==> flow/design.v (excerpt) <==
module path_math
    (input [11:0] location,  
     input [11:0] target,  
     input [4:0] current_orientation,  
     input clock,
     input enable,
     input reset,
     output reg done,
	  output reg [4:0] needed_orientation,  
     output reg [11:0] move_command);  
	parameter DEG360 = 5'h18;
	parameter DEG180 = 5'h0C;
	reg [3:0] state;
	parameter IDLE 			 			= 4'h0;
	parameter NEEDED_ORIENTATION_1	= 4'h1;
	parameter ONE_CYCLE_DELAY_1		= 4'h2;
	parameter NEEDED_ORIENTATION_2	= 4'h3;
	parameter ONE_CYCLE_DELAY_2		= 4'h4;
	parameter PTC_AND_ANGLE 			= 4'h5;
	parameter DELTAS						= 4'h6;
	parameter ABS_DELTA_QUAD 			= 4'h7;
   parameter ORIENT_BASE_ANGLE		= 4'h8;
	parameter ABS_DY_DIV_SIN			= 4'h9;
	parameter REPORT			 			= 4'hF;
	reg orientation_helper_enable;
   wire [4:0] orientation_t;
	wire orientation_done;
   orientation_math om (.r_theta_original(location),.r_theta_final(target),.orientation(orientation_t),
                        .enable(orientation_helper_enable),.done(orientation_done),.reset(reset),.clock(clock));
   reg [4:0] angle;
	reg signed [8:0] x_location;
	reg signed [8:0] y_location;
	reg signed [8:0] x_target;
	reg signed [8:0] y_target;
	wire signed [8:0] x_location_t;
	wire signed [8:0] y_location_t;
	wire signed [8:0] x_target_t;
	wire signed [8:0] y_target_t;
	polar_to_cartesian ptc_original (.r_theta(location),.x_value(x_location_t),.y_value(y_location_t));
	polar_to_cartesian ptc_final (.r_theta(target),.x_value(x_target_t),.y_value(y_target_t));
	reg signed [8:0] delta_y;
	reg signed [8:0] delta_x;
	wire [7:0] abs_delta_x_t;
	wire [7:0] abs_delta_y_t;
	reg [7:0] abs_delta_x;
	reg [7:0] abs_delta_y;
	reg [1:0] quadrant;
	wire [1:0] quadrant_t;
	abs_val_8 absx (.v(delta_x),.absv(abs_delta_x_t));
  ...
For scale: about 4,400 cells after synthesis, ~290 flip-flops, roughly 50 I/O pins.
export LEC_CHECK = 0
export CAP_MARGIN = 10
export CORE_MARGIN = 2
export CORE_UTILIZATION = 72
export CTS_CLUSTER_SIZE = 32
export SETUP_SLACK_MARGIN = -0.68
export SLEW_MARGIN = 20
create_clock -name core_clock -period 7.75 [get_ports {clock}]
run.sh (not shown) runs the stock make flow with config.mk's settings and CLKGATE_MAP_FILE=.
The starting point completed, yet does not pass: negative setup slack.
Then changed:
==> flow/config.mk (replaced) <==
export PLATFORM = sky130hd
export DESIGN_NAME = path_math
export DESIGN_NICKNAME = path_math
export VERILOG_FILES = /design/flow/design.v
export SDC_FILE = /design/flow/constraint.sdc
export NUM_CORES = 4
export LEC_CHECK = 0
export ABC_AREA = 1
export CAP_MARGIN = 20
export CORE_MARGIN = 2
export CORE_UTILIZATION = 65
export SLEW_MARGIN = 20
==> flow/constraint.sdc (replaced) <==
create_clock -name core_clock -period 8.41 [get_ports {clock}]
set_input_delay 1.6820 -clock core_clock [delete_from_list [all_inputs] [get_ports {clock}]]
set_output_delay 1.6820 -clock core_clock [all_outputs]
set_load 0.01 [all_outputs]
=> The new run ran to the end with no violations; cell area increases by 7.5%; non-clock buffer count increases by 52.

* * *

path_math again, from the RTL that the note above started with.
## path_math
module path_math
    (input [11:0] location,  
     input [11:0] target,  
     input [4:0] current_orientation,  
     input clock,
     input enable,
     input reset,
     output reg done,
	  output reg [4:0] needed_orientation,  
     output reg [11:0] move_command);  
	parameter DEG360 = 5'h18;
	parameter DEG180 = 5'h0C;
	reg [3:0] state;
	parameter IDLE 			 			= 4'h0;
	parameter NEEDED_ORIENTATION_1	= 4'h1;
	parameter ONE_CYCLE_DELAY_1		= 4'h2;
	parameter NEEDED_ORIENTATION_2	= 4'h3;
	parameter ONE_CYCLE_DELAY_2		= 4'h4;
	parameter PTC_AND_ANGLE 			= 4'h5;
	parameter DELTAS						= 4'h6;
	parameter ABS_DELTA_QUAD 			= 4'h7;
   parameter ORIENT_BASE_ANGLE		= 4'h8;
	parameter ABS_DY_DIV_SIN			= 4'h9;
	parameter REPORT			 			= 4'hF;
	reg orientation_helper_enable;
   wire [4:0] orientation_t;
	wire orientation_done;
   orientation_math om (.r_theta_original(location),.r_theta_final(target),.orientation(orientation_t),
                        .enable(orientation_helper_enable),.done(orientation_done),.reset(reset),.clock(clock));
  ...
export LEC_CHECK = 0
export ABC_AREA = 1
export CAP_MARGIN = 20
export CELL_PAD_IN_SITES_DETAIL_PLACEMENT = 2
export CELL_PAD_IN_SITES_GLOBAL_PLACEMENT = 3
export CORE_ASPECT_RATIO = 0.64
export CORE_MARGIN = 10
export CORE_UTILIZATION = 46
export CTS_CLUSTER_DIAMETER = 117
export CTS_CLUSTER_SIZE = 16
export GPL_TIMING_DRIVEN = 0
export HOLD_SLACK_MARGIN = 0.06
export MAX_ROUTING_LAYER = met4
export SETUP_SLACK_MARGIN = 3.22
export SLEW_MARGIN = 20
export TNS_END_PERCENT = 30
create_clock -name core_clock -period 12.0 [get_ports {clock}]
The starting point ended with an error in global placement (3_3_place_gp).
==> next run, changes <==
- CELL_PAD_IN_SITES_DETAIL_PLACEMENT: 2 -> unset
- CELL_PAD_IN_SITES_GLOBAL_PLACEMENT: 3 -> unset
- CORE_ASPECT_RATIO: 0.64 -> unset
- CORE_MARGIN: 10 -> 9
- CORE_UTILIZATION: 46 -> 63
- CTS_CLUSTER_DIAMETER: 117 -> unset
- MAX_ROUTING_LAYER: met4 -> unset
- SETUP_SLACK_MARGIN: 3.22 -> unset
- TNS_END_PERCENT: 30 -> unset
Now the flow finished with timing, DRC and antenna clean.
Die area decreases by about 27%.
Synthesized cell count stays the same.
Area after synthesis stays the same.
==> next run, changes <==
- ABC_AREA: 1 -> unset
- CORE_MARGIN: 9 -> 2
- CORE_UTILIZATION: 63 -> 40
What happened: Via count goes down by 16%. Cell count goes down by 12%. Clock skew goes up by 0.0080 ns. Non-clock buffer count goes up by 27. Global-route usage goes down by 8.2 points. Die size goes up by 32%. Utilization goes down by 24 points. Clock-buffer cell count goes down by 8.
==> next run, changes <==
- CORE_UTILIZATION: 40 -> 72
- CTS_CLUSTER_SIZE: 16 -> unset
- GPL_TIMING_DRIVEN: 0 -> unset
- HOLD_SLACK_MARGIN: 0.06 -> unset
- MAX_ROUTING_LAYER: unset -> met4
- clock period: 12.0 -> 7.36 ns (I/O delays scaled with it)
=> Now the flow produced a layout that fails on setup timing; wire length grows by 24%; die area shrinks by 44%; via count grows by 17%; utilization grows by 44 points; non-clock buffer count grows by 424; global-route usage grows by 24 points; worst setup slack is worse by 1.8 ns; register-to-register slack is worse by 4.8 ns; design area grows by 11%.
